<file path="flow/run.sh">
#!/bin/bash
# the make line also repeats each setting of config.mk as NAME=value (left out here)
make -C /OpenROAD-flow-scripts/flow DESIGN_CONFIG=/design/flow/config.mk WORK_HOME=/design/flow/orfs CLKGATE_MAP_FILE= finish
</file>
<file path="flow/config.mk">
export PLATFORM = sky130hd
export DESIGN_NAME = CORDIC
export DESIGN_NICKNAME = CORDIC
export VERILOG_FILES = /design/flow/design.v
export SDC_FILE = /design/flow/constraint.sdc
export NUM_CORES = 4
export LEC_CHECK = 0
export CAP_MARGIN = 15
export CELL_PAD_IN_SITES_DETAIL_PLACEMENT = 0
export CELL_PAD_IN_SITES_GLOBAL_PLACEMENT = 0
export CORE_MARGIN = 3
export CORE_UTILIZATION = 62
export PLACE_DENSITY = 0.66
export SETUP_SLACK_MARGIN = -0.91
export SLEW_MARGIN = 20
</file>
<file path="flow/constraint.sdc">
create_clock -name core_clock -period 9.16 [get_ports {clk}]
set_input_delay 1.8320 -clock core_clock [delete_from_list [all_inputs] [get_ports {clk}]]
set_output_delay 1.8320 -clock core_clock [all_outputs]
set_load 0.01 [all_outputs]
</file>
<file path="flow/design.v">
module CORDIC #(parameter integer W = 32)
(
    input wire clk,
    input wire start,
    input wire signed [31:0] x,
    input wire signed [31:0] y,
    output wire signed [W-1:0]phi,
    output wire done
);
wire sigma;
wire signed [31:0] x_shift;
wire signed [31:0] y_shift;
reg [5:0] counter;
reg signed [31:0] x_reg;
reg signed [31:0] y_reg;
reg signed [31:0] z;
wire signed [31:0] atan_table [0:27];
assign atan_table[00] = 32'h3243f6a9; 
assign atan_table[01] = 32'h1dac6705;
assign atan_table[02] = 32'h0fadbafd;
assign atan_table[03] = 32'h07f56ea7;
assign atan_table[04] = 32'h03feab77;
assign atan_table[05] = 32'h01ffd55c;
assign atan_table[06] = 32'h00fffaab;
assign atan_table[07] = 32'h007fff55;
assign atan_table[08] = 32'h003fffeb;
assign atan_table[09] = 32'h001ffffd;
assign atan_table[10] = 32'h00100000;
assign atan_table[11] = 32'h00080000;
assign atan_table[12] = 32'h00040000;
assign atan_table[13] = 32'h00020000;
assign atan_table[14] = 32'h00010000;
assign atan_table[15] = 32'h00008000;
assign atan_table[16] = 32'h00004000;
assign atan_table[17] = 32'h00002000;
assign atan_table[18] = 32'h00001000;
assign atan_table[19] = 32'h00000800;
assign atan_table[20] = 32'h00000400;
assign atan_table[21] = 32'h00000200;
assign atan_table[22] = 32'h00000100;
assign atan_table[23] = 32'h00000080;
assign atan_table[24] = 32'h00000040;
assign atan_table[25] = 32'h00000020;
assign atan_table[26] = 32'h00000010;
assign atan_table[27] = 32'h00000008;
assign sigma = y_reg[31];
assign x_shift = y_reg >>> counter; 
assign y_shift = x_reg >>> counter; 
assign phi = z[31:31-W+1];
assign done = (counter == 28);
always @(posedge clk) begin
    if(start)begin
        x_reg <= x;
        y_reg <= y;
        z <= 0;
        counter <= 0;
    end
    else begin
        if(counter == 28) begin
            x_reg <= x_reg;
            y_reg <= y_reg;
            z <= z;
            counter <= counter;
        end
        else begin
            x_reg <= sigma ? (x_reg - x_shift) : (x_reg + x_shift);
            y_reg <= sigma ? (y_reg + y_shift) : (y_reg - y_shift);
            z <= sigma ? (z - atan_table[counter]) : (z + atan_table[counter]);
            counter <= counter + 1;
        end
    end
end
endmodule
</file>
==> design notes, run 1 <==
The largest individual stage delay along the critical path comes from the cell dfxtp_4. The sequential power is 1.28 mW. Xor and xnor fraction of the mapped netlist area: 0.0789.

Counting I/O delays and the setup requirement, the final critical path takes 7.70 ns. Buffer depth of the longest clock path: 2. In the synthesized netlist, the cells that appear most often are nand2_1, nor2_1, a21oi_1, o21ai_0, ha_1. STA reports a reg2reg setup slack of 1.46 ns. The worst vdd rail ir drop is 0.402 mV, and the total wire length after detailed routing is 57,800 um.

The run gives 24 for the length in cells of the worst reg-to-reg path. The post-CTS hold buffer count recorded in the log is 0. Counting distinct cell types in the post-synthesis netlist gives 102. The dominant cell by count in the synthesized netlist is nand2_1.

Measured along the x axis, the die boundary spans 168 um. The relative contribution of the clock network to total power was 0.049; the number of stages on the worst hold path was 2. The run gives 0.09 ns for the clock-pin slew on the worst setup and hold paths. The path type of the worst setup path was flop to flop. The run gives 9.42 ns as the data required time at the worst endpoint.

The number of gates resized after CTS was 0. TritonCTS built the clock tree. Number of clock sinks: 102.

The utilization after layout is 0.689, and the count of flip-flops with a built-in enable after synthesis is 64. The final antenna diode tally reported by the flow is 0. The final tally of max-slew violations came out at 0. On the worst path, the slowest cell contributes a delay of 0.71 ns.

The last timing report of the flow puts the setup violation total at 0. Area fraction in mux cells: 0.156. The leakage power in the latest report is 6.69 nW. The area growth from synthesis to layout is 7.92%. In this run, placement finished with an instance count of 2,348. The tree is rooted in a clkbuf_16. In this run the critical path is formed by clkinv_1, ha_1, or2_2, o21a_1, a2111oi_0, and2_1, a211o_1, inv_1, ha_1, nand4_1, nor2_1, and2_1, a31oi_1, xor2_1, ha_1, o21a_1, o21ai_0, or4_1, a31oi_1, o31ai_1, a21oi_1, a41oi_1, o311ai_0, mux2_2. The internal power contribution was 4.00 mW.

The type of the tightest min-delay check is flop to flop. The logs give 7 for the first-pass iteration count of the detailed router and 0 ns for the sum of negative setup slack. In the final layout, the fill cell count is 2,153.

The number of cell instances after yosys synthesis is 2,020, and the count of H-tree levels built during CTS is 3. Synthesized cell area: 16,300 um2. The endpoint of the worst-slack reg-to-reg timing path is z[31]. The initial antenna violation count was 0; the power per standard cell area was 483 nW/um2. The path length in cells of the critical path is 24, and the total CTS buffers is 9. The timing report attributes the biggest portion of critical-path delay to AND-OR/OR-AND gates.

The largest non-sequential cell family by area is AND-OR/OR-AND gates. With the peak clock frequency supported by timing at 0.130 GHz, the overall die height is 168 um. A synthesized cell averages 8.05 um2. In the placement report, post-DP HPWL is listed as 42,700 um. Per the detail_route report, DRC violations left total 0.

The number of nets in the synthesized netlist is 2,190. The worst setup path is captured at a flop. Hold path endpoint: z[9]. With the wire length of the first global-routing pass at 89,700 um, the post-synthesis chip area from yosys is 16,300 um2. For the DRC violation total after the first TritonRoute iteration, the log shows 2,154. Start point of the worst hold path: z[9]. The core utilization before placement was 0.639; the post-synthesis sequential area ratio was 0.165. The run gives 12,700 um2 as the area occupied by multi-input gates. The number of placement rows came out at 58. Among all flip-flop cells after synthesis, the most frequent one is edfxtp_1. The final timing report lists clock skew as 0.0196 ns.

The tools report the share of power burned in registers as 0.151. STA classifies the critical path startpoint as a flop. Per the placement log, port buffering inserted 98 buffers. The timing endpoint of the critical path was z[31]. The run gives 0 for the proportion of synthesized flip-flops having asynchronous set or reset.

The fraction of the cycle the final worst path needs works out to 0.841. For the reported combinational group power, the log shows 6.78 mW. The run gives 0.202 for the fraction of the mapped netlist area in simple logic gates.

Setup repair after global routing left no endpoint under its margin. The synthesized instance count is 2,020. In the power breakdown, the biggest contributor is combinational cells.

After floorplanning, the die was sized to cover 28,200 um2. The count of nets left with antenna violations once routing finished came out at 0. The flow ran to the end and the layout has no timing, DRC or antenna violations.

Summed over all layers, the global routing overflow is 0. Per the detail_route report, routed wire per instance is 24.4 um. Entering global routing, the biggest net connects 92 pins. The cell occurring most often along the worst timing path is ha_1.

Via count of the first global-routing pass: 16,300. The run gives 2 for the sum of buffers and inverters on the critical path. The area share of fa/ha/maj cells after synthesis came out at 0.0814. The synthesis warning total is 1, and the via density per instance is 7.29.

Clock network latency to the later pin of the worst-skew pair: 0.38 ns. During I/O placement, the number of pins put on the boundary was 99. For the clock group, total power comes out at 0.418 mW. The area fraction of the dominant cell type after synthesis came out at 0.118. The tools report the aggregate global-route resource usage as 0.395. The total area inside the core boundary comes to 25,500 um2. The switching part of the total was 0.528; the routed via count was 17,200. The max-capacitance violation count was 0. The main area contributors are edfxtp_1, ha_1, mux4_2. After the last flow step, the layout net total stands at 2,199. edfxtp_1 takes more of the synthesized area than any other cell. The run gives 0 as the number of buffers inserted by post-CTS setup repair.

The final weighted congestion recorded by global placement is 1.13. In this run the critical register-to-register path is launched from counter[1]. The final timing report lists a hold violation count of 0.

The worst slew slack as a fraction of its limit came out at 0.244. The run gives 2,364 as the post-route non-filler standard cell count. Across the whole layout, storage elements account for 2700 um2. The aoi/oai-family share of the synthesized area is 0.265. The net load switching power is 4.47 mW, and the part of the total power dissipated in combinational logic is 0.800. In this run the tools logged warnings totalling 31. The report shows a maximum critical-path fanout of 38. For the pin with the worst max-slew slack, the measured transition is 1.13 ns.

The synthesized design contains 102 register bits. The arrival time of data at the worst endpoint is listed as 7.96 ns. Tracing the worst setup path back leads to its startpoint at counter[1].
[layout make-up]
class,count,share of cell area
inverters,51,0.0109
clock inverters,7,0.00371
multi-input cells,1736,0.726
well taps,330,0.0235
repair buffers,129,0.0697
clock buffers,9,0.0128
flip-flops and latches,102,0.154
[stage by stage]
| stage | instance area (um2) | setup slack (ns) | hold WS (ns) | total power [mW] |
|---|---|---|---|---|
| after floorplan | 16300 | 2.73 | 0.492 | 6.22 |
| after CTS | 17600 | 1.57 | 0.481 | 8.28 |
| after global routing | 17600 | 0.886 | 0.510 | 9.15 |
| after detailed placement | 17300 | 1.59 | 0.469 | 7.83 |
| final | 17600 | 1.46 | 0.483 | 8.47 |
| after global placement | 17300 | 1.64 | 0.460 | 7.63 |
[routing by layer]
| metal | global-route usage | vias to the layer above | wire [um] |
|---|---|---|---|
| met1 | 0.497 | 8052 | 21600 |
| li1 | - | 7729 | - |
| met5 | 0.0104 | - | 32 |
| met2 | 0.619 | 1179 | 25600 |
| met3 | 0.0963 | 283 | 6690 |
| met4 | 0.228 | 2 | 3790 |
==> run 2, diff against run 1 <==
Settings changed: CAP_MARGIN 15 to 25, CELL_PAD_IN_SITES_DETAIL_PLACEMENT 0 to 1, CELL_PAD_IN_SITES_GLOBAL_PLACEMENT 0 to 1, CORE_MARGIN 3 to 5, CORE_UTILIZATION 62 to 63, CTS_CLUSTER_DIAMETER from default to 312, GPL_TIMING_DRIVEN from default to 0, HOLD_SLACK_MARGIN from default to 0.04, MAX_ROUTING_LAYER from default to met5, MIN_ROUTING_LAYER from default to met2, PLACE_DENSITY 0.66 to default, SETUP_SLACK_MARGIN -0.91 to 1.39, SLEW_MARGIN 20 to 15, TNS_END_PERCENT from default to 85.
Clock period 9.16 ns to 7.5 ns, I/O delays scaled along.
==> design notes, run 2 <==
The floorplan step set the die width to 171 um. The flow stopped in 3_3_place_gp. The synthesized instance count is 2,020. The fraction of the mapped netlist area in simple logic gates is 0.202.

Once synthesis finished, the tally of register bits stood at 102. The run gives 64 for the count of flip-flops with a built-in enable after synthesis. Per the post-synthesis report, the nets total 2,190. The area fraction in mux cells came out at 0.156. Pin placement for this block handled 99 I/O pins. The area share of fa/ha/maj cells after synthesis came out at 0.0814. The average cell area after synthesis works out to 8.05 um2.

The run stopped with a tool error. The run gives 0.642 as the core utilization before placement. The main area contributors are edfxtp_1, ha_1, mux4_2. Die footprint: 29,100 um2. Synthesis instantiated 102 different standard cells from the library. In this run the cell area of the synthesized design comes to 16,300 um2. With the number of placement rows at 58, the xor and xnor fraction of the mapped netlist area is 0.0789. The area fraction of the dominant cell type after synthesis was 0.118; the synthesis warning total was 1. The commonest register cell is edfxtp_1.

In the Yosys report the total cell count is 2,020. After synthesis, the largest family of logic cells by area is AND-OR/OR-AND gates. The tools report the post-synthesis sequential area ratio as 0.165. Per the synthesis report, the dominant area consumer among library cells is edfxtp_1. For this run the top cell type by instance count after synthesis was nand2_1.

The run gives 0 for the proportion of synthesized flip-flops having asynchronous set or reset. The region available for standard cell placement spans 25,300 um2. In the synthesized netlist, the cells that appear most often are nand2_1, nor2_1, a21oi_1, o21ai_0, ha_1.

The aoi/oai-family share of the synthesized area came out at 0.265. The tool reported: "[ERROR GPL-0301] Utilization 101.872 % exceeds 100%". The die is 171 um tall.

The run gives 16,300 um2 as the post-synthesis chip area from yosys.
==> run 3, diff against run 2 <==
Settings changed: CAP_MARGIN 25 to 20, CELL_PAD_IN_SITES_DETAIL_PLACEMENT 1 to default, CELL_PAD_IN_SITES_GLOBAL_PLACEMENT 1 to 2, CORE_MARGIN 5 to 2, CORE_UTILIZATION 63 to 40, CTS_CLUSTER_DIAMETER 312 to 380, CTS_CLUSTER_SIZE from default to 98, GPL_TIMING_DRIVEN 0 to default, HOLD_SLACK_MARGIN 0.04 to default, MAX_ROUTING_LAYER met5 to default, MIN_ROUTING_LAYER met2 to default, SETUP_SLACK_MARGIN 1.39 to 0.12, SLEW_MARGIN 15 to 20, TNS_END_PERCENT 85 to 10.
==> design notes, run 3 <==
The flow ran to the end and the layout has no timing, DRC or antenna violations. The sum of buffers and inverters on the critical path came out at 1. Counting flops and latches in the post-synthesis netlist gives 102. The via density per instance is 6.47.

The run gives 2 as the buffer depth of the longest clock path. TritonCTS built the clock tree. The average wire per cell in the routed design was 25.7 um; the worst slew slack as a fraction of its limit was 0.222. In this run the critical path is formed by buf_4, mux4_2, and4_1, a21oi_1, o2111ai_1, or4b_4, nor3_4, nor3b_2, a211oi_1, a21oi_1, a2bb2o_1, ha_1, a2111oi_0, o21a_1, o21ai_0, o2111ai_1, a311oi_1, o41a_1, a211o_1, xnor3_1, mux2_2. At the pin with the least slew margin, the transition time is 1.16 ns. Recorded from the global router log, the overflow total was 0. Looking at the post-CTS report, the setup buffer insertion count equals 0. The post-placement worst setup slack is 0.569 ns, and the die span in x is 206 um.

For the number of placement rows, the log shows 73. The first detailed-routing pass took 6 iterations. Buffers inserted to repair hold after CTS numbered 0. The synthesis warning total was 1. The final weighted congestion of routability-driven global placement is 0.989. Setup repair after global routing could not meet its margin everywhere. For the initial antenna violation count, the log shows 0.

Cell with the largest stage delay on the worst path: or4b_4. The tools report the setup slack after layout as 0.558 ns. The run gives 0.407 as the core utilization before placement. The run gives 2700 um2 for the area used by sequential logic in the layout. The worst hold path begins at z[10]. In the hold report, the worst path ends at z[10]. Clock latency on the worst-skew pair, taken at its later pin, is 0.40 ns.

The proportion of synthesized flip-flops having asynchronous set or reset was 0; the final net count was 2,244. The script computed a power per unit cell area of 579 nW/um2. The clock tree synthesis step divided the H-tree into 3 levels. In the synthesized netlist, the cells that appear most often are nand2_1, nor2_1, a21oi_1, o21ai_0, ha_1. The overall die height is 206 um.

Of all nets on the critical path, the largest fanout is 34. The run gives 0 as the final tally of max-slew violations. Compared with the post-synthesis result, the final layout area differs by 11.7%. After floorplanning, the die was sized to cover 42,300 um2.

For this run, the top clock speed supported by timing is 0.144 GHz. As logged by OpenROAD, the buffers inserted on ports number 98. Across all layers, the routed design uses 16,800 vias. The tools report the area occupied by multi-input gates as 12,700 um2. The number of cells on the worst hold path is listed as 2.

The element type at the critical path end is a flop. The fraction of the mapped netlist area in simple logic gates was 0.202. The root buffer cell chosen for the clock tree is clkbuf_16. With the average cell area after synthesis at 8.05 um2, the shortest clock period the worst path allows after layout is 6.94 ns. Critical path startpoint: counter[0]. The number of clock sinks came out at 102. The dominant cell by count in the synthesized netlist is nand2_1. With the reported combinational group power at 8.41 mW, the worst setup slack for register-to-register paths is 0.56 ns.

The logs give 16,300 um2 for the synthesized cell area and 101,000 um for the wire length of the first global-routing pass. The part of the total power dissipated in combinational logic is 0.799, and the DRC violation total after the first TritonRoute iteration is 1,569. The flip-flop cell with the highest count after synthesis was edfxtp_1.

The data required time at the worst endpoint is 7.65 ns. The timing endpoint of the critical path was x_reg[31]. The aggregate global-route resource usage was 0.317. Count of flip-flops with a built-in enable after synthesis: 64. The launch instance of the worst register-to-register path was counter[0]. The relative contribution of the clock network to total power was 0.047. The tally of OpenROAD warnings is 33, and the path length in cells of the critical path is 21. The fraction of the cycle the final worst path needs came out at 0.926. The critical path is of the flop to flop type. The area share of fa/ha/maj cells after synthesis is 0.0814. The data arrival time reported for the critical path is 7.09 ns.

The synthesized design spends more area on one cell type than any other, namely edfxtp_1. For the number of cell instances after yosys synthesis, the log shows 2,020. The largest single stage delay on the critical path is 0.69 ns. The worst-case IR drop observed on VDD is 0.270 mV.

For reference, the final report shows the hold violation count at 0. The core area is 39,900 um2, and the area fraction of the dominant cell type after synthesis is 0.118. The final report lists the setup-violating endpoint count as 0. The run gives 99 as the number of top-level design ports.

Per report_power, the top consumer among the power groups is combinational cells. The tools report the largest net degree at the start of global routing as 113. The tools report the post-synthesis sequential area ratio as 0.165. The critical path startpoint category was a flop. The sum of negative setup slack came out at 0 ns.

The tools report the share of power burned in registers as 0.154. The xor and xnor fraction of the mapped netlist area is 0.0789, and the final antenna diode count is 0. The type recorded for the worst min-delay path is flop to flop.

The power report lists cell-internal power as 4.95 mW. The run gives 0.491 mW for the power dissipated in the clock network. The synthesized netlist contains 102 unique library cells. The max-capacitance violation count came out at 0. Once detailed placement completed, the half-perimeter wirelength came to 51,400 um.

For reference, the top logic cell family by area is AND-OR/OR-AND gates. The run gives 0 for the number of remaining DRC errors. Broken down by cell family, the worst path's largest delay share belongs to AND-OR/OR-AND gates. The length in cells of the worst reg-to-reg path came out at 21. After synthesis, the cell types taking the most area are edfxtp_1, ha_1, mux4_2.

The net load switching power was 5.57 mW; the aoi/oai-family share of the synthesized area was 0.265. The net count entering floorplan was 2,190; the clock-pin slew on the worst setup and hold paths was 0.08 ns. According to the Yosys statistics, the synthesized design has a chip area of 16,300 um2.

The via count of the first global-routing pass is 16,000, and the total wire length after detailed routing is 67,000 um. Per the post-synthesis report, the number of cells in the design is 2,020. Sequential power for this build is 1.63 mW. The switching part of the total is 0.529. With the area fraction in mux cells at 0.156, the residual antenna-violating net count after detailed routing is 0. Counting the fill cells in the layout gives 4,044. Summed over all cells, the static leakage comes to 6.92 nW. The number of clock buffers added by TritonCTS is 9.

The final timing report lists clock skew as 0.0133 ns. The capture point of the worst register-to-register path is recorded as x_reg[31].
==> run 3: per-stage QoR <==
step,hold slack (ns),cell area (um2),utilization,std cells,power (mW)
after detailed placement,0.470,17900,0.447,2587,9.87
after floorplan,0.492,16300,-,2020,7.60
after global placement,0.463,17800,0.447,2587,9.89
final,0.476,18200,0.455,2604,10.5
after CTS,0.481,18100,0.454,2603,10.4
after global routing,0.494,18200,0.455,2604,11.5
==> run 3: what timing repair did <==
| action | in CTS | in global routing |
|---|---|---|
| endpoints found under the setup margin | 0 | 5 |
| gates resized | 0 | 2 |
| hold endpoints to repair | 0 | 0 |
==> run 3: per-layer routing <==
| layer | global-route usage | vias to the layer above | wire (um) |
|---|---|---|---|
| li1 | - | 7808 | - |
| met1 | 0.415 | 8155 | 28800 |
| met2 | 0.515 | 714 | 30700 |
| met3 | 0.0417 | 163 | 4350 |
| met4 | 0.149 | 0 | 3170 |
| met5 | 0 | - | 0 |
==> run 3: cell type report <==
type | instances | share of cell area
clock buffers | 11 | 0.0134
clock inverters | 5 | 0.00179
inverters | 51 | 0.0105
multi-input cells | 1736 | 0.702
flip-flops and latches | 102 | 0.148
well taps | 525 | 0.0362
repair buffers | 174 | 0.0880
==> run 4, diff against run 3 <==
Settings changed: ABC_AREA from default to 1, CELL_PAD_IN_SITES_GLOBAL_PLACEMENT 2 to default, CORE_UTILIZATION 40 to 68, CTS_CLUSTER_DIAMETER 380 to 206, CTS_CLUSTER_SIZE 98 to 75, GPL_ROUTABILITY_DRIVEN from default to 1, HOLD_SLACK_MARGIN from default to -0.06, PLACE_DENSITY from default to 0.62, SETUP_SLACK_MARGIN 0.12 to default, SLEW_MARGIN 20 to 15, TNS_END_PERCENT 10 to default.
Clock period 7.5 ns to 4.18 ns, I/O delays scaled along.
==> design notes, run 4 <==
The flow did not finish. According to the logs, the last stage reached was 4_1_cts. The tool reported: "[ERROR DPL-0038] Utilization greater than 100%, impossible to legalize". With the proportion of synthesized flip-flops having asynchronous set or reset at 0, the synthesized instance count is 2,755. Per the synth stats, the flop cell with the highest instance count is edfxtp_1. During I/O placement, the number of pins put on the boundary was 99. nand2_1 takes more of the synthesized area than any other cell. The synth_stat.txt file lists the number of cells as 2,755. According to the floorplan report, the die width is 158 um. The tools report the synthesized cell area as 16,200 um2. Largest non-sequential cell family by area: simple AND/OR/NAND/NOR gates.

For reference, the post-synthesis area per instance comes to 5.86 um2. The run gives 98 for the number of buffer cells added on primary ports. The area share of fa/ha/maj cells after synthesis is 0.0819. The final weighted congestion recorded by global placement is 1.11. The run gives 16,200 um2 for the post-synthesis chip area from yosys. The synthesized netlist contains 63 unique library cells.

The aoi/oai-family share of the synthesized area was 0.142. For this run the top cell type by instance count after synthesis was nand2_1. The run gives 55,400 um for the half-perimeter wire length after placement.

The post-synthesis sequential area ratio is 0.166, and the net count entering floorplan is 2,925. The floorplan step defined a core boundary enclosing 23,400 um2. The xor and xnor fraction of the mapped netlist area is 0.0417. The area fraction in mux cells was 0.000697; the fraction of the mapped netlist area in simple logic gates was 0.469. The synthesis warning total came out at 1. With the core utilization before placement at 0.690, the count of flip-flops with a built-in enable after synthesis is 64.

Area fraction of the dominant cell type after synthesis: 0.206. The run gives 56 as the number of placement rows. Counting instances in the post-synthesis netlist gives the leading cell types as nand2_1, nand3_1, inv_1, nor2_1, a21oi_1.

The die footprint was 25,000 um2; the overall die height was 158 um. The run gives 102 for the number of flip-flops and latches in the synthesized netlist. Ranked by total cell area, the synthesized netlist is headed by nand2_1, edfxtp_1, nand3_1.
## run 4: through the flow
step                      TNS [ns]  instance area (um2)  power [mW]  setup slack, ns  std cells
after detailed placement    -31.42                21700        22.2           -0.852       3655
after global placement      -11.15                21700        20.5           -0.462       3655
after floorplan             -0.412                16400        12.9           -0.256       2755
==> run 5, diff against run 4 <==
Settings changed: ABC_AREA 1 to default, CAP_MARGIN 20 to 25, CELL_PAD_IN_SITES_GLOBAL_PLACEMENT from default to 0, CORE_MARGIN 2 to 7, CORE_UTILIZATION 68 to 20, CTS_CLUSTER_DIAMETER 206 to default, CTS_CLUSTER_SIZE 75 to default, GPL_ROUTABILITY_DRIVEN 1 to default, GPL_TIMING_DRIVEN from default to 1, HOLD_SLACK_MARGIN -0.06 to default, MAX_ROUTING_LAYER from default to met5, MIN_ROUTING_LAYER from default to met2, PLACE_DENSITY 0.62 to default, PLACE_DENSITY_LB_ADDON from default to 0.12, SLEW_MARGIN 15 to 40, TNS_END_PERCENT from default to 45.
Clock period 4.18 ns to 5.3 ns, I/O delays scaled along.
==> design notes, run 5 <==
The run gives 24,300 um2 as the cell area reported after detailed placement. The number of library cell types mapped by synthesis came out at 102. The logs give 2,020 for the number of cell instances after yosys synthesis and 5.49 ns for the data required time at the worst endpoint. The run gives 0.265 for the aoi/oai-family share of the synthesized area. The switching part of the total was 0.484. Per the CTS log, the root buffer master is clkbuf_16. The internal power contribution was 12.7 mW; the number of hold violations in the final report was 0.

The run gives 3,850 as the number of placed instances, taps included. The area fraction of the dominant cell type after synthesis is 0.118, and the fraction of the mapped netlist area in simple logic gates is 0.202. The tools report the data arrival at the endpoint of the critical path as 6.50 ns. STA lists the startpoint of the worst register-to-register path as counter[1]. The worst VDD IR drop from the latest analysis is 0.363 mV. Largest non-sequential cell family by area: AND-OR/OR-AND gates.

STA classifies the critical path startpoint as a flop. The endpoint of the worst hold path is reported as z[13]. The core utilization before placement came out at 0.202.

Sequential power for this build is 1.91 mW. Summing every instance area after synthesis gives 16,300 um2. The worst-case reg-to-reg setup slack stands at -1.00 ns. The worst slack on hold paths is 0.494 ns, and the core area is 80,500 um2. With the part of the total power dissipated in combinational logic at 0.889, the average cell area after synthesis is 8.05 um2.

After clock tree synthesis, the clock-pin slew on the worst setup and hold paths is 0.10 ns. No sink is reached through more buffers than the 2 on the longest clock path. The first global-routing pass estimated 146,000 um of wire. The library cell occupying the most area in the post-synthesis netlist is edfxtp_1.

The largest part of the power goes to combinational cells. The run gives 299 um for the overall die height. Per STA, the endpoint of the critical path is y_reg[29]. After layout, the minimum clock period comes to 6.30 ns.

For this run, the slowest stage of the critical path takes 0.62 ns. The run gives 9 as the first-pass iteration count of the detailed router. The area share of fa/ha/maj cells after synthesis was 0.0814. Excluding fillers, the count of instances in the completed layout stands at 4,007. In this run, post-CTS hold repair placed 0 buffers.

The total of endpoints with negative setup slack in the final report was 52. The max-capacitance violation count was 0. The routed via count came out at 28,100. The final tally of max-slew violations is 0. Counting instances, the worst hold path has a depth of 2. With the proportion of synthesized flip-flops having asynchronous set or reset at 0, the length in cells of the worst reg-to-reg path is 25.

In the routed design, unresolved DRC markers number 0. The path type of the worst setup path is flop to flop. For this run, the post-layout net count is 3,089.

The tally of OpenROAD warnings was 33. The sum of buffers and inverters on the critical path works out to 7. The run gives 0.331 as the aggregate global-route resource usage.

The launch point of the worst min-delay path is recorded as z[13]. In the final run the clock tree shows a worst skew of 0.0162 ns. The area growth from synthesis to layout was 71.1%; the DRC violation total after the first TritonRoute iteration was 4,616. STA classifies the critical path endpoint as a flop. The most used flip-flop cell after synthesis is edfxtp_1. Summed over all cells, the static leakage comes to 11.7 nW. The path length in cells of the critical path works out to 25. The run gives 0.165 for the post-synthesis sequential area ratio.

The count of H-tree levels built during CTS was 3; the setup slack after layout was -1.00 ns. For the worst-skew pair, the clock arrives at the later sink with an insertion delay of 0.45 ns. The number of top-level design ports came out at 99.

With the area of all placed cells without fillers at 27,800 um2, the relative contribution of the clock network to total power is 0.033. Initial antenna violation count: 5. On the critical path the largest part of the delay comes from simple AND/OR/NAND/NOR gates. The residual antenna-violating net count after detailed routing is 0. The timing report shows the most common cell along the critical path to be buf_4. Static timing analysis puts the maximum clock frequency at 0.159 GHz. STA lists the maximum fanout along the critical path as 6.

Per the STA report, the cell with the highest stage delay on the worst path is or4_4. The critical path startpoint is counter[1]. TritonCTS reports the number of clock sinks as 102. The fraction of the cycle the final worst path needs works out to 1.19. After detailed routing, the average wire length per cell comes to 25.7 um.

The main area contributors are edfxtp_1, ha_1, mux4_2. The run gives 0.345 as the utilization after layout. The count of flip-flops with a built-in enable after synthesis is 64, and the final global-route overflow total is 0. The run gives 0.077 for the share of power burned in registers.

Combinational cells consume a total of 21.9 mW. The flow ran to the end, but the layout failed its checks. Overall power: 24.7 mW. Per the TritonCTS log, the buffer count is 9. Number of placement rows: 104. Per the placement log, port buffering inserted 98 buffers. The type of the tightest min-delay check is flop to flop. After detailed routing, the number of vias per cell comes to 7.02.

The dominant cell by count in the synthesized netlist is nand2_1. With the synthesized instance count at 2,020, the total wire length after detailed routing is 103,000 um. The run gives 11.9 mW as the net load switching power.

Entering global routing, the biggest net connects 90 pins. The area fraction in mux cells was 0.156. The via count of the first global-routing pass is 31,800, and the synthesis warning total is 1.

The final weighted congestion of routability-driven global placement came out at 1.07. Sorting the synthesized cells by how often they occur yields nand2_1, nor2_1, a21oi_1, o21ai_0, ha_1. The run gives 0.823 mW as the power dissipated in the clock network. The violated checks flagged are setup timing. TritonCTS built the clock tree. The run gives 0.417 as the worst slew slack as a fraction of its limit. Net count entering floorplan: 2,190. Setup repair after global routing could not meet its margin everywhere. The slew at the pin closest to its max-slew limit came out at 0.866 ns. After floorplanning, the die was sized to cover 89,500 um2.

The power per standard cell area was 886 nW/um2; the half-perimeter wire length after placement was 77,600 um. From left edge to right edge, the die measures 299 um. The endpoint of the worst-slack reg-to-reg timing path is y_reg[29]. For this run, the chip area from Yosys synthesis comes to 16,300 um2. The xor and xnor fraction of the mapped netlist area was 0.0789.

Synthesis inferred 102 register bits.
-- run 5: timing repair --
action,CTS,global route
pin swaps,118,146
buffers inserted,71,58
gates cloned,4,0
gates resized,264,232
endpoints found under the setup margin,60,64
-- run 5: layout make-up --
class,instances,area [um2]
Antenna cell,23,57.6
Clock buffer,10,250
Clock inverter,6,51.3
Fill cell,8411,52700
Inverter,51,201
Multi-Input combinational cell,1736,14800
Sequential cell,102,2700
Tap cell,1060,1330
Timing Repair Buffer,1019,8480
-- run 5: routing by layer --
metal  vias up  share of wire  track usage
met3       745           0.42        0.454
met1      9532              0            -
met5         -          0.019        0.196
met2      8360           0.49        0.379
li1       9444              -            -
met4        61          0.076       0.0728
-- run 5: through the flow --
step	TNS (ns)	setup slack, ns
global placement	-35.25	-1.47
finish	-23.72	-1.00
CTS	-14.47	-0.828
global route	-34.23	-1.14
detailed placement	-33.90	-1.42
floorplan	-4.62	-0.754
==> run 6, diff against run 5 <==
Settings changed: CAP_MARGIN 25 to 20, CELL_PAD_IN_SITES_GLOBAL_PLACEMENT 0 to default, CORE_MARGIN 7 to 2, CORE_UTILIZATION 20 to 72, CTS_CLUSTER_DIAMETER from default to 235, GPL_TIMING_DRIVEN 1 to default, MAX_ROUTING_LAYER met5 to default, MIN_ROUTING_LAYER met2 to default, PLACE_DENSITY from default to 0.67, PLACE_DENSITY_LB_ADDON 0.12 to default, SETUP_SLACK_MARGIN from default to -0.43, SLEW_MARGIN 40 to 20, TNS_END_PERCENT 45 to default.
Clock period 5.3 ns to 4.29 ns, I/O delays scaled along.
==> design notes, run 6 <==
The post-synthesis sequential area ratio was 0.165. With the post-synthesis chip area from yosys at 16,300 um2, the synthesized instance count is 2,020. Area share of fa/ha/maj cells after synthesis: 0.0814. In this run, synthesis inferred 64 flip-flops with an integrated enable.

The proportion of synthesized flip-flops having asynchronous set or reset was 0; the number of buffer cells added on primary ports was 98. The commonest cells after synthesis are nand2_1, nor2_1, a21oi_1, o21ai_0, ha_1. The synthesis report lists the most area-consuming cells as edfxtp_1, ha_1, mux4_2. Synthesis warning total: 1. The flow did not finish. Aoi/oai-family share of the synthesized area: 0.265. Per the Yosys statistics, synthesis produced 2,020 cells.

The tools report the core utilization before placement as 0.738. The area fraction of the dominant cell type after synthesis was 0.118; the net count entering floorplan was 2,190. In the synthesized netlist the dominant register cell turns out to be edfxtp_1. In this run the core area contains 54 standard-cell rows.

99 I/O pins were placed. Library cell occupying the most area in the post-synthesis netlist: edfxtp_1. The run gives 22,000 um2 as the core area.

The xor and xnor fraction of the mapped netlist area is 0.0789. The overall die height is 154 um. The run gives 0.156 for the area fraction in mux cells. The terminating stage of the flow is 3_5_place_dp. The synthesized design contains 102 register bits. With the average cell area after synthesis at 8.05 um2, the die span in x is 154 um. The dominant cell by count in the synthesized netlist was nand2_1. The tool reported: "[ERROR DPL-0038] Utilization greater than 100%, impossible to legalize".

The die covers 23,800 um2. For the synthesized cell area, the log shows 16,300 um2. The largest non-sequential cell family by area is AND-OR/OR-AND gates. The fraction of the mapped netlist area in simple logic gates was 0.202. The final weighted congestion of routability-driven global placement is 1.38.

For the number of library cell types mapped by synthesis, the log shows 102.
## run 6: through the flow
| step | setup TNS (ns) | cell area [um2] | hold WS, ns |
|---|---|---|---|
| 2_1_floorplan | -48.29 | 16700 | 0.491 |
| 3_3_place_gp | -62.00 | 22400 | 0.462 |
==> run 7, diff against run 6 <==
Settings changed: CORE_UTILIZATION 72 to 40, CTS_CLUSTER_DIAMETER 235 to default, PLACE_DENSITY 0.67 to default, SETUP_SLACK_MARGIN -0.43 to default.
Clock period 4.29 ns to 4.39 ns, I/O delays scaled along.
==> design notes, run 7 <==
In this run the layout check failures are setup timing. Total CTS buffers: 9. According to the timing report, the critical path is launched from y_reg[28].

The fraction of the mapped netlist area in simple logic gates was 0.202; the die footprint was 42,300 um2. Fraction of the cycle the final worst path needs: 1.38. Entering global routing, the biggest net connects 79 pins.

The via count of the first global-routing pass came out at 20,200. With the aggregate global-route resource usage at 0.353, the worst setup slack for register-to-register paths is -1.68 ns. The power dissipated in the clock network is 0.898 mW. The script extracted a total leakage power of 11.2 nW. The tree is rooted in a clkbuf_16. Based on the critical path, the design can be clocked at up to 0.165 GHz.

The tools report the part of the total power dissipated in combinational logic as 0.882. TritonCTS built the clock tree. The signal on the critical path passes through mux4_2, a32oi_1, o22ai_1, or3_1, or4b_4, nor3_4, nor3b_4, buf_4, nor3_2, a21oi_1, o21ai_1, ha_1, buf_6, nand2_4, or3_4, o221ai_2, o2111ai_2, a311oi_2, o41a_1, a211o_1, xnor3_1, mux2_2. For reference, the post-synthesis area per instance comes to 8.05 um2. Number of placed instances, taps included: 3,261. In this run the worst setup path terminates at x_reg[31]. Element type at the critical path end: a flop.

The area fraction of the dominant cell type after synthesis is 0.118. The area of all placed cells without fillers was 26,100 um2; the worst slack on hold paths was 0.487 ns. In this run the count of I/O pins placed on the die edge is 99. The routed via count is 20,400, and the sum of buffers and inverters on the critical path is 2. The run gives 22.4 um for the average wire per cell in the routed design. The logs give 0.333 for the worst slew slack as a fraction of its limit and 16,300 um2 for the post-synthesis chip area from yosys. Hold analysis lists the worst path endpoint as z[11]. Power spread over the standard cell area amounts to 1060 nW/um2. The post-placement worst setup slack was -2.02 ns; the clock-pin slew on the worst setup and hold paths was 0.08 ns. The synthesized design contains 64 enable-type register cells. The biggest area contributor in the post-synthesis netlist is edfxtp_1.

For this design the total switching power over the nets is 12.8 mW. The core area came out at 39,900 um2. On the critical path, the stage with the largest delay is an instance of mux4_2.

CTS saw 102 sinks. The final worst clock skew is 0.0237 ns, and the number of buffer cells added on primary ports is 98. Looking at the max-slew report, the worst-margin pin has a slew of 1.00 ns. Wire length of the first global-routing pass: 115,000 um. In the power breakdown, the internal column shows 14.8 mW. The post-route non-filler standard cell count was 3,382. The critical path startpoint category is a flop. Per the post-synthesis report, the number of cells in the design is 2,020. The number of placement rows was 73; the number of remaining DRC errors was 0. The synthesis warning total is 1, and the number of stages on the worst hold path is 2. The xor and xnor fraction of the mapped netlist area was 0.0789; the final global-route overflow total was 0. Switching part of the total: 0.464. The family with the most delay on the worst path is simple AND/OR/NAND/NOR gates.

RePlAce ended its routability-driven mode at a weighted congestion of 1.07. Looking at the reg2reg group, the worst path starts from y_reg[28]. With the area share of fa/ha/maj cells after synthesis at 0.0814, the number of flip-flops and latches in the synthesized netlist is 102. Shortest clock period the worst path allows after layout: 6.07 ns. The sequential power came out at 2.34 mW. Yosys attributes the largest share of cell area to edfxtp_1, ha_1, mux4_2. In this run the vertical extent of the chip is 206 um. The post-synthesis sequential area ratio was 0.165.

STA lists the maximum fanout along the critical path as 6. With the clock network latency to the later pin of the worst-skew pair at 0.42 ns, the synthesized cell area is 16,300 um2. The timing report lists the critical path depth as 22 cells.

The synthesized netlist was found by Yosys to have 2,020 cells. The run gives 23,300 um2 for the cell area reported after detailed placement. Per the synthesis report, the number of distinct cell types is 102.

The aoi/oai-family share of the synthesized area was 0.265. Per the post-route antenna check, the number of violating nets is 0. The relative contribution of the clock network to total power was 0.033. The tools report the start point of the worst hold path as z[11]. OpenROAD emitted warnings numbering 32.

The share of power burned in registers came out at 0.085. For the initial antenna violation count, the log shows 2. Among all flip-flop cells after synthesis, the most frequent one is edfxtp_1. The first routing iteration left 1,920 violations. The analysis reports a worst IR drop on VDD of 0.718 mV. According to the finish report, the design has a final net count of 3,021. The setup slack after layout was -1.68 ns; the post-cts hold-fix buffer tally was 0.

The most frequently used library cell after synthesis is nand2_1. The run gives 0.156 for the area fraction in mux cells. The tools report the endpoint of the worst-slack reg-to-reg timing path as x_reg[31]. Ranked by instance count, the synthesized netlist is headed by nand2_1, nor2_1, a21oi_1, o21ai_0, ha_1. For reference, the final report shows the max-slew violation count at 0.

The reported combinational group power was 24.3 mW; the die span in x was 206 um. The buffer depth of the longest clock path is 2, and the data required time at the worst endpoint is 4.55 ns. With the core utilization before placement at 0.407, the count of H-tree levels built during CTS is 3.

In the placement report, post-DP HPWL is listed as 57,500 um. After layout, the design draws a total of 27.5 mW. The worst register-to-register path depth is 22. The proportion of synthesized flip-flops having asynchronous set or reset is 0.

Ranked by power, first place goes to combinational cells. In the post-route report, total wirelength is listed as 75,800 um. The worst setup path is of the flop to flop kind. Per the post-synthesis report, the nets total 2,190.

Before antenna repair, the detailed router went through 6 iterations. The final timing report counts setup violations totalling 77. The tool flagged a number of max-cap violations equal to 0. Between the synthesized netlist and the finished layout, the area growth was recorded as 60.3%. The flow ran to the end, but the layout failed its checks.

The data arrival at the endpoint of the critical path is 6.24 ns. Setup repair after global routing could not meet its margin everywhere. The type of the tightest min-delay check was flop to flop. By area, the combinational part of the netlist is dominated by AND-OR/OR-AND gates.

The via density per instance was 6.04. The final hold violation count recorded for this run is 0. The peak per-stage delay on the critical path came out at 0.56 ns.
[run 7: routing by layer]
layer / routed length [um] / GRT usage / up-vias
met5: 0 / 0 / -
met1: 30000 / 0.435 / 9871
met4: 3940 / 0.165 / 0
met3: 5910 / 0.0624 / 252
met2: 36000 / 0.596 / 957
li1: - / - / 9360
[run 7: area by class of cell]
class,count,area [um2]
inverters,51,193
clock buffers,10,229
repair buffers,951,7730
fillers,3278,13900
flip-flops and latches,102,2700
diodes,1,2.50
multi-input cells,1736,14500
well taps,525,657
clock inverters,6,60.1
[run 7: through the flow]
step                setup TNS [ns]   util
finish                      -71.19  0.653
global route                -82.53  0.653
CTS                         -57.16  0.633
detailed placement          -84.01  0.584
global placement            -81.25  0.584
floorplan                   -41.20      -
[run 7: what timing repair did]
item | CTS | global route
cloned | 2 | 0
resized | 259 | 119
buffers inserted | 74 | 35
pin swaps | 149 | 126
endpoints found under the setup margin | 80 | 80
==> run 8, diff against run 7 <==
Settings changed: CORE_MARGIN 2 to 10, PLACE_DENSITY_LB_ADDON from default to 0.08, SLEW_MARGIN 20 to 30.
Clock period 4.39 ns to 11.3 ns, I/O delays scaled along.
==> design notes, run 8 <==
The area fraction in mux cells is 0.156. Cell area reported after detailed placement: 17,500 um2. Hold path endpoint: z[9]. The first global-routing pass estimated 97,200 um of wire. With the final weighted congestion of routability-driven global placement at 1.01, the sum of negative setup slack is 0 ns.

The tools report the number of hold violations in the final report as 0. For the part of the total power dissipated in combinational logic, the log shows 0.801. The area share of fa/ha/maj cells after synthesis was 0.0814. The final layout contains 2,198 nets. STA classifies the critical path startpoint as a flop.

The cell with the largest stage delay on the worst path is ha_1. Summing over the stages, the warning tally comes to 29. In the post-route report, total wirelength is listed as 64,000 um.

For the combinational group, total power comes out at 5.56 mW. Dominant cell by count in the synthesized netlist: nand2_1. For the final tally of max-slew violations, the log shows 0. In this run the power density over the cells is 391 nW/um2.

The aggregate global-route resource usage was 0.249; the synthesized instance count was 2,020. According to the floorplan report, the placeable core area is 40,000 um2. The reported leakage power was 6.69 nW. With the clock network latency to the later pin of the worst-skew pair at 0.41 ns, the initial antenna violation count is 0. The area fraction of the dominant cell type after synthesis was 0.118.

Critical path startpoint: counter[1]. The tools report the clock root buffer master as clkbuf_16. Once iteration 0 of detailed routing completed, the report listed 1,777 DRC markers. The run gives 0.203 mV as the worst vdd rail ir drop.

The data arrival at the endpoint of the critical path was 8.49 ns; the final worst clock skew was 0.0103 ns. Number of buffer cells added on primary ports: 98. Library cell occupying the most area in the post-synthesis netlist: edfxtp_1.

According to the floorplan report, the total die area is 49,100 um2. Yosys mapped the design onto 102 distinct sky130hd cell types. Share of power burned in registers: 0.151. The number of antenna diodes in the final layout is 0. The relative contribution of the clock network to total power is 0.048. From synthesis to final layout, the design area changed by 9.30%. For the sequential group, total power comes out at 1.05 mW. The report shows a maximum critical-path fanout of 25.

For the internal power contribution, the log shows 3.24 mW. The count of H-tree levels built during CTS came out at 3. Counting stages on the worst path, the most repeated cell is ha_1. The average wire per cell in the routed design is 25.0 um. The number of gates resized after CTS was 0.

Per the CTS log, the buffer count on the longest clock path is 2. Buffers added to address setup during post-CTS repair amount to 0. For the number of remaining DRC errors, the log shows 0. The floorplan step set the die width to 222 um.

The worst register-to-register path has a setup slack of 3.11 ns. By area the synthesized netlist is led by edfxtp_1, ha_1, mux4_2. The proportion of synthesized flip-flops having asynchronous set or reset works out to 0. The timing report notes that buffer and inverter cells on the critical path total 2.

TritonCTS built the clock tree. The run gives 48,700 um for the half-perimeter wire length after placement. Across all setup checks in the final design, the least slack found is 3.11 ns.

The tools report the total of endpoints with negative setup slack in the final report as 0. The run gives 24 for the path length in cells of the critical path. The run finished with no timing, DRC or antenna violations. For the area of all placed cells without fillers, the log shows 17,800 um2.

The core utilization before placement came out at 0.407. In this run, synthesis inferred 64 flip-flops with an integrated enable. The run gives 0 for the final global-route overflow total. The number of nets handed over by synthesis was 2,190. The synthesis warning total is 1. After synthesis the cells add up to 16,300 um2. With the post-cts hold-fix buffer tally at 0, the overall die height is 222 um.

In the synthesized netlist, the dominant kind of combinational cell is AND-OR/OR-AND gates. The largest power group was combinational cells. Per STA, the worst path is made up of clkinv_1, ha_1, or2_2, o21a_1, a2111oi_0, and2_1, a211o_1, inv_1, ha_1, nand4_1, nor2_1, and2_1, a31oi_1, xor2_1, ha_1, o21a_1, o21ai_0, or4_1, a31oi_1, o31ai_1, a21oi_1, a41oi_1, o311ai_0, mux2_2. The run gives 0.09 ns for the clock-pin slew on the worst setup and hold paths.

The cell family contributing the most delay on the critical path is AND-OR/OR-AND gates. The tools report the via count of the first global-routing pass as 15,800. STA shows the worst reg2reg path with a cell count of 24.

Area occupied by multi-input gates: 12,700 um2. Entering global routing, the biggest net connects 73 pins. The run gives 0.0789 for the xor and xnor fraction of the mapped netlist area. The run gives 3.14 ns for the post-placement worst setup slack. The aoi/oai-family share of the synthesized area came out at 0.265. The flip-flop cell with the highest count after synthesis is edfxtp_1. After filler insertion, the fill cell instance count of the layout stands at 4,026. In this design, the stage delay of the slowest critical-path cell is 0.68 ns.

The number of flip-flops and latches in the synthesized netlist was 102; the via density per instance was 6.43. The total CTS buffers was 9. For the worst min-delay path, the startpoint reported by OpenROAD is z[9]. The tools report the data required time at the worst endpoint as 11.60 ns. By count the netlist is led by nand2_1, nor2_1, a21oi_1, o21ai_0, ha_1. The run reported a max-capacitance violation count of 0. In this run the count of I/O pins placed on the die edge is 99.

The post-synthesis sequential area ratio is 0.165. For this design, Yosys synthesis ends with a cell count of 2,020. The launch point of the worst register-to-register path is recorded as counter[1].

Post-synthesis, Yosys gives the total cell area as 16,300 um2. At the pin with the least slew margin, the transition time is 0.981 ns. Number of stages on the worst hold path: 2. The fraction of the cycle the final worst path needs works out to 0.724.

The run gives 2700 um2 as the area used by sequential logic in the layout. For reference, the critical path is captured by z[31]. Fraction of the mapped netlist area in simple logic gates: 0.202.

Element type at the critical path end: a flop. According to the report, the first pass of detailed routing completed in 5 iterations. The average cell area after synthesis is 8.05 um2. Setup repair after global routing left no endpoint under its margin.

The smallest clock period supported by the final layout is computed as 8.19 ns. The path type of the worst setup path is flop to flop. The net load switching power is 3.71 mW.

Clock network power for this build is 0.334 mW. The number of clock sinks was 102. The min-delay analysis places its worst path in the category flop to flop.

Per the timing report, the most critical flop-to-flop path finishes at z[31]. The switching part of the total was 0.534; the worst slew slack as a fraction of its limit was 0.341. The logs give 0.122 GHz for the peak clock frequency supported by timing and 16,500 for the routed via count. The logs give 73 for the number of placement rows and 0 for the residual antenna-violating net count after detailed routing. Hold timing on the final database bottoms out at a slack of 0.475 ns.
==> run 8: stage by stage <==
step | power (mW) | cells | utilization
floorplan | 5.04 | 2020 | -
global placement | 6.49 | 2542 | 0.437
detailed placement | 6.50 | 2542 | 0.437
CTS | 6.88 | 2558 | 0.444
global route | 7.57 | 2558 | 0.444
finish | 6.94 | 2558 | 0.444
==> run 8: cell type report <==
cell class / count / share of cell area
clock buffer: 9 / 0.0127
timing repair buffer: 128 / 0.0677
tap: 525 / 0.0370
clock inverter: 7 / 0.00359
sequential: 102 / 0.152
inverter: 51 / 0.0108
multi-input combinational: 1736 / 0.717
==> run 8: metal layers <==
metal	up-vias	share of wire	track usage
met3	101	0.070	0.0493
met4	0	0.029	0.0778
met5	-	0	0
li1	7710	-	-
met2	631	0.46	0.399
met1	8009	0.44	0.329
==> run 9, diff against run 8 <==
Settings changed: ABC_AREA from default to 1, CORE_MARGIN 10 to 2, CORE_UTILIZATION 40 to 68, CTS_CLUSTER_DIAMETER from default to 204, CTS_CLUSTER_SIZE from default to 37, GPL_ROUTABILITY_DRIVEN from default to 1, HOLD_SLACK_MARGIN from default to -0.06, PLACE_DENSITY from default to 0.62, PLACE_DENSITY_LB_ADDON 0.08 to default, SLEW_MARGIN 30 to 15.
Clock period 11.3 ns to 4.48 ns, I/O delays scaled along.
==> design notes, run 9 <==
The synthesis run shows the most used standard cells to be nand2_1, nand3_1, inv_1, nor2_1, a21oi_1. The floorplan step set the die width to 158 um. Synthesized instance count: 2,755. The aoi/oai-family share of the synthesized area came out at 0.142.

The main area contributors are nand2_1, edfxtp_1, nand3_1. The number of library cell types mapped by synthesis was 63. Area fraction in mux cells: 0.000697. The area fraction of the dominant cell type after synthesis came out at 0.206. Fraction of the mapped netlist area in simple logic gates: 0.469. With the overall die height at 158 um, the post-synthesis sequential area ratio is 0.166. Yosys shows that the main logic family after synthesis is simple AND/OR/NAND/NOR gates. Half-perimeter wire length after placement: 44,200 um. For the net count entering floorplan, the log shows 2,925.

The post-synthesis chip area from yosys came out at 16,200 um2. In this run, synthesis inferred 64 flip-flops with an integrated enable. The run gives 0.0417 for the xor and xnor fraction of the mapped netlist area.

Proportion of synthesized flip-flops having asynchronous set or reset: 0. The die footprint was 25,000 um2; the buffer depth of the longest clock path was 2. After floorplanning, the core was divided into 56 placement rows. For the core utilization before placement, the log shows 0.690. The final global-route overflow total was 141; the final weighted congestion of routability-driven global placement was 1.18.

According to the floorplan report, the placeable core area is 23,400 um2. The number of cell instances after yosys synthesis was 2,755; the total CTS buffers was 9. The tool reported: "[ERROR GRT-0232] Routing congestion too high. Check the congestion heatmap in the GUI". Looking at the cell usage after synthesis, the top flip-flop cell is edfxtp_1. Per the synthesis report, the dominant area consumer among library cells is nand2_1.

For the post-cts hold-fix buffer tally, the log shows 0. The area share of fa/ha/maj cells after synthesis was 0.0819. The aggregate global-route resource usage was 0.806.

The flow did not finish. 99 I/O pins were placed. Per the CTS log, the maximum H-tree level is 3. The run gives 1 as the synthesis warning total. nand2_1 is the most common cell in the netlist. Before any placement, the netlist area is recorded as 16,200 um2. The placement report lists the number of port buffers as 98. In this run, synthesis produced a sequential element count of 102.

The number of clock sinks is 102. The clock root buffer master was clkbuf_16. The average cell area after synthesis came out at 5.86 um2.

The stage where the run came to a stop is 5_1_grt.
run 9: timing repair:
action,in CTS
setup buffers,17
endpoints found under the setup margin,51
gates resized,115
pin swaps,41
cloned,0
run 9: metrics by stage:
stage / cells / instance area (um2) / setup slack, ns / hold slack, ns
CTS: 3392 / 20200 / -0.0126 / 0.486
floorplan: 2755 / 16300 / 0.00478 / 0.492
global placement: 3359 / 19300 / -0.271 / 0.462
detailed placement: 3359 / 19300 / -0.404 / 0.474
run 9: routing by layer:
layer  GRT overflow  GRT usage
met5              2      0.387
met4             50      0.821
met3              3      0.679
met2             78      0.947
met1              8      0.797
==> run 10, diff against run 9 <==
Settings changed: CTS_CLUSTER_DIAMETER 204 to default, CTS_CLUSTER_SIZE 37 to 75, HOLD_SLACK_MARGIN -0.06 to 0.25, SETUP_SLACK_MARGIN from default to 1.28.
Clock period 4.48 ns to 4.78 ns, I/O delays scaled along.
==> design notes, run 10 <==
The run stopped with a tool error. Per the run summary, the flow got no further than 5_1_grt. The first error in the log reads "[ERROR GRT-0116] Global routing finished with congestion. Check the congestion regions in the DRC Viewer". Counting distinct cell types in the post-synthesis netlist gives 63. The tools report the die footprint as 25,000 um2. With the post-synthesis sequential area ratio at 0.166, the core area is 23,400 um2. RePlAce ended its routability-driven mode at a weighted congestion of 1.11. The proportion of synthesized flip-flops having asynchronous set or reset was 0; the net count entering floorplan was 2,925. Among the non-sequential cells, simple AND/OR/NAND/NOR gates take the most area.

The xor and xnor fraction of the mapped netlist area is 0.0417. The number of buffer cells added on primary ports is 98, and the number of flip-flops and latches in the synthesized netlist is 102. For this design, the sink count on the clock tree is 102. The synthesized design contains 64 enable-type register cells.

The number of cells reported by Yosys stat comes to 2,755. The total CTS buffers came out at 9. The die span in x works out to 158 um. The aoi/oai-family share of the synthesized area came out at 0.142. The average cell area after synthesis is 5.86 um2, and the area fraction in mux cells is 0.000697.

The synthesized instance count was 2,755; the fraction of the mapped netlist area in simple logic gates was 0.469. The run gives 0.206 for the area fraction of the dominant cell type after synthesis. The run gives 0 for the post-cts hold-fix buffer tally.

The mapped netlist covers 16,200 um2. The post-synthesis chip area from yosys came out at 16,200 um2. Yosys instantiated no cell more often than nand2_1. The aggregate global-route resource usage is 0.743, and the overall die height is 158 um. The number of top-level design ports was 99; the half-perimeter wire length after placement was 41,700 um.

The number of placement rows was 56; the core utilization before placement was 0.690. The run gives 3 as the final global-route overflow total. The main area contributors are nand2_1, edfxtp_1, nand3_1. The commonest register cell is edfxtp_1.

The area share of fa/ha/maj cells after synthesis works out to 0.0819. The count of H-tree levels built during CTS was 3. Looking at area per cell type in the netlist, the leader is nand2_1.

The cell sitting at the root of the clock tree is a clkbuf_16. The clock passes through at most 2 buffers. The synthesis warning total came out at 1. For reference, the top cells by count after synthesis are nand2_1, nand3_1, inv_1, nor2_1, a21oi_1.
[run 10: repair_timing]
action	in CTS
setup endpoints to repair	82
pin swaps	176
buffers inserted	143
endpoints found under the hold margin	0
cloned	10
resized	359
[run 10: stage by stage]
step | setup WS (ns) | instances | power (mW) | area [um2]
2_1_floorplan | 0.345 | 2755 | 12.7 | 17100
3_3_place_gp | 0.256 | 3117 | 15.5 | 18400
3_5_place_dp | 0.0858 | 3117 | 16.0 | 18400
4_1_cts | 0.437 | 3286 | 20.0 | 21500
[run 10: per-layer routing]
layer  overflow  track usage
met2          1        0.896
met4          2        0.697
met3          0        0.623
met1          0        0.737
met5          0        0.402
==> run 11, diff against run 10 <==
Settings changed: ABC_AREA 1 to default, CORE_UTILIZATION 68 to 72, CTS_CLUSTER_DIAMETER from default to 178, CTS_CLUSTER_SIZE 75 to 99, GPL_ROUTABILITY_DRIVEN 1 to default, HOLD_SLACK_MARGIN 0.25 to default, PLACE_DENSITY 0.62 to 0.4, SETUP_SLACK_MARGIN 1.28 to -0.39, SLEW_MARGIN 15 to 20, TNS_END_PERCENT from default to 5.
Clock period 4.78 ns to 3.97 ns, I/O delays scaled along.
==> design notes, run 11 <==
The run gives 0.156 for the area fraction in mux cells. By instance count, the leading cell after synthesis is nand2_1. Final weighted congestion of routability-driven global placement: 1.36. Die span in x: 154 um. The area fraction of the dominant cell type after synthesis is 0.118, and the synthesized instance count is 2,020. Ranked by instance count, the synthesized netlist is headed by nand2_1, nor2_1, a21oi_1, o21ai_0, ha_1.

The flip-flop cell with the highest count after synthesis is edfxtp_1. The cell area that synthesis handed to floorplanning was 16,300 um2. The run gives 99 as the number of top-level design ports. Xor and xnor fraction of the mapped netlist area: 0.0789. The overall die height was 154 um. With the post-synthesis sequential area ratio at 0.165, the synthesis warning total is 1.

In this run the core area contains 54 standard-cell rows. Largest non-sequential cell family by area: AND-OR/OR-AND gates. The synthesized design spends more area on one cell type than any other, namely edfxtp_1. The die covers 23,800 um2.

With the proportion of synthesized flip-flops having asynchronous set or reset at 0, the post-synthesis chip area from yosys is 16,300 um2. The stage where the run came to a stop is 3_5_place_dp. In this run the mean area of a mapped cell was 8.05 um2. Core utilization before placement: 0.738.

The run stopped with a tool error. The area share of fa/ha/maj cells after synthesis came out at 0.0814. The number of cells reported by Yosys stat comes to 2,020. The netlist uses 102 different library cells. Counting flops with a built-in enable in the synthesized netlist gives 64. The fraction of the mapped netlist area in simple logic gates is 0.202.

Yosys attributes the largest share of cell area to edfxtp_1, ha_1, mux4_2. The number of flip-flops and latches in the synthesized netlist is 102, and the core area is 22,000 um2. Aoi/oai-family share of the synthesized area: 0.265. The number of buffer cells added on primary ports came out at 98. The net count after synthesis is 2,190.

The tool reported: "[ERROR DPL-0038] Utilization greater than 100%, impossible to legalize".
==> run 12, diff against run 11 <==
Settings changed: ABC_AREA from default to 1, CORE_UTILIZATION 72 to 50, CTS_CLUSTER_DIAMETER 178 to 167, CTS_CLUSTER_SIZE 99 to 100, HOLD_SLACK_MARGIN from default to 0.25, PLACE_DENSITY 0.4 to default, SETUP_SLACK_MARGIN -0.39 to default.
Clock period 3.97 ns to 7.5 ns, I/O delays scaled along.
==> design notes, run 12 <==
The run gives 55,800 um for the total wire length after detailed routing. Among the stages of the critical path, the cell type that occurs most often is nand2_1. With the proportion of synthesized flip-flops having asynchronous set or reset at 0, the aoi/oai-family share of the synthesized area is 0.142. The initial antenna violation count is 0.

Looking at the clock tree report, the H-tree level count equals 3. The reported combinational group power is 7.96 mW. The area fraction in mux cells was 0.000697; the tally of OpenROAD warnings was 31. The part of the total power dissipated in combinational logic was 0.805; the core area was 31,700 um2. The run gives 0.164 GHz for the peak clock frequency supported by timing. The launch point of the worst min-delay path is recorded as z[4].

The via count of the first global-routing pass is 17,000. Of the combinational cells, the family taking the most area is simple AND/OR/NAND/NOR gates. Type of the tightest min-delay check: flop to flop. Per the STA report, the cell with the highest stage delay on the worst path is buf_4. The clock network latency to the later pin of the worst-skew pair came out at 0.40 ns. The flip-flop cell with the highest count after synthesis was edfxtp_1. The fraction of the cycle the final worst path needs came out at 0.812. In the Yosys report the total cell count is 2,755. The finished design was reported to have a net count of 2,949. The layout stage reports a final design area of 17,600 um2. Overall die height: 184 um. The library cell occupying the most area in the post-synthesis netlist was nand2_1.

The die covers 33,800 um2. Of all nets on the critical path, the largest fanout is 99. For the worst vdd rail ir drop, the log shows 0.311 mV.

The average cell area after synthesis was 5.86 um2. The biggest slice of the total power is consumed by combinational cells. Setup violations remaining at the end of the flow were counted as 0. The tools report the number of placement rows as 65. Element type at the critical path end: a flop.

The post-route non-filler standard cell count came out at 3,186. The logs give 0.567 mW for the power dissipated in the clock network and 18,500 for the routed via count. The tools report the data arrival at the endpoint of the critical path as 6.37 ns. The count of flip-flops with a built-in enable after synthesis was 64. The run gives 88,800 um for the wire length of the first global-routing pass.

In this design, the largest share of critical-path delay is due to simple AND/OR/NAND/NOR gates. With the peak per-stage delay on the critical path at 0.69 ns, the synthesized cell area is 16,200 um2. The horizontal die dimension reported for this design is 184 um. The registers of the reported paths see a clock transition of 0.09 ns. Launch instance of the worst register-to-register path: counter[0]. The worst slew slack as a fraction of its limit was 0.312. The number of buffer cells added on primary ports is 98. For this design, the CTS-stage hold fixing added 0 buffers. STA shows the worst min-delay path finishing at z[4].

TritonCTS built the clock tree. Looking at the reg2reg group, the worst path ends at z[24]. The number of inserted filler cells in the final layout is 3,338.

The setup check on the worst reg-to-reg path leaves a slack of 1.41 ns. The number of clock sinks came out at 102. The switching part of the total is 0.578. With the number of library cell types mapped by synthesis at 63, the final antenna diode count is 0. Counting instances in the post-synthesis netlist gives the leading cell types as nand2_1, nand3_1, inv_1, nor2_1, a21oi_1. The sum of buffers and inverters on the critical path was 9. Across all setup checks in the final design, the least slack found is 1.41 ns.

Setup repair after global routing left no endpoint under its margin. The number of flip-flops and latches in the synthesized netlist is 102. After layout, the design draws a total of 9.88 mW. With the aggregate global-route resource usage at 0.331, the final weighted congestion of routability-driven global placement is 0.997. The run gives 0.166 as the post-synthesis sequential area ratio. In this run the power spent charging and discharging nets is 5.71 mW. The OpenROAD report gives the critical path a required time of 7.78 ns. The run finished with no timing, DRC or antenna violations.

The timing report lists the critical path depth as 37 cells. The post-synthesis chip area from yosys is 16,200 um2. The core utilization before placement was 0.509; the via density per instance was 5.79. When the netlist entered floorplanning its net count stood at 2,925. The leakage component of the power was reported as 8.91 nW. For reference, the top cells by area after synthesis are nand2_1, edfxtp_1, nand3_1. The critical path is of the flop to flop type. The tools report the number of buffers inserted by post-CTS setup repair as 0.

TritonCTS created 9 clock buffers. The fraction of the mapped netlist area in simple logic gates was 0.469; the number of top-level design ports was 99. The area share of fa/ha/maj cells after synthesis is 0.0819. The area fraction of the dominant cell type after synthesis is 0.206, and the area occupied by multi-input gates is 11,900 um2.

The synthesis warning total is 1, and the final global-route overflow total is 0. The shortest clock period the worst path allows after layout is 6.09 ns, and the residual antenna-violating net count after detailed routing is 0. The critical path ends at z[24]. The final timing report lists clock skew as 0.0199 ns. With the cell area reported after detailed placement at 17,200 um2, the number of resized instances in the post-cts repair step is 0. The run gives 0 for the number of remaining DRC errors. Sum of negative setup slack: 0 ns. For this block, the initial DRC count from the detailed router was 1,896. The slew at the pin closest to its max-slew limit came out at 1.03 ns. The synthesized instance count came out at 2,755. The buffer depth of the longest clock path was 2; the area growth from synthesis to layout was 8.68%. The first-pass iteration count of the detailed router is 6.

The length in cells of the worst reg-to-reg path works out to 37. Entering global routing, the biggest net connects 100 pins. Timing analysis after detailed placement gives a worst setup slack of 1.53 ns. The tools report the sequential power as 1.35 mW. Summing all flip-flop and latch instances after layout gives 2690 um2. The share of power burned in registers came out at 0.137. With the power per standard cell area at 563 nW/um2, the number of hold violations in the final report is 0. The dominant cell by count in the synthesized netlist is nand2_1. The worst setup path is launched from a flop.

In the placement report, post-DP HPWL is listed as 43,800 um. The relative contribution of the clock network to total power is 0.057. The logs give 3,170 for the number of placed instances, taps included and 4.17 mW for the internal power contribution.

The tree is rooted in a clkbuf_16. Across the run, the number of max-cap violations was 0. After detailed routing, the average wire length per cell comes to 17.5 um. Number of stages on the worst hold path: 2.

The xor and xnor fraction of the mapped netlist area is 0.0417. OpenSTA lists the critical path startpoint as counter[0]. The run gives 0 for the final tally of max-slew violations.
run 12: final cells by class:
type                       instances  area share
clock buffer                      11      0.0138
clock inverter                     5     0.00463
inverter                         275      0.0595
multi-input combinational       2275       0.677
sequential                       102       0.153
tap                              402      0.0286
timing repair buffer             116      0.0633
run 12: stage by stage:
stage | utilization | hold slack (ns)
global route | 0.554 | 0.508
detailed placement | 0.543 | 0.479
finish | 0.554 | 0.485
floorplan | - | 0.492
global placement | 0.543 | 0.460
CTS | 0.554 | 0.489
run 12: per-layer routing:
| layer | up-vias | track usage | wire length [um] | part of all wire |
|---|---|---|---|---|
| li1 | 9194 | - | - | - |
| met1 | 8367 | 0.439 | 24600 | 0.44 |
| met2 | 779 | 0.544 | 25000 | 0.45 |
| met3 | 113 | 0.0460 | 4090 | 0.073 |
| met4 | 0 | 0.125 | 2060 | 0.037 |
| met5 | - | 0 | 0 | 0 |
No activity file was given, so power comes from the tool's default toggle rates.
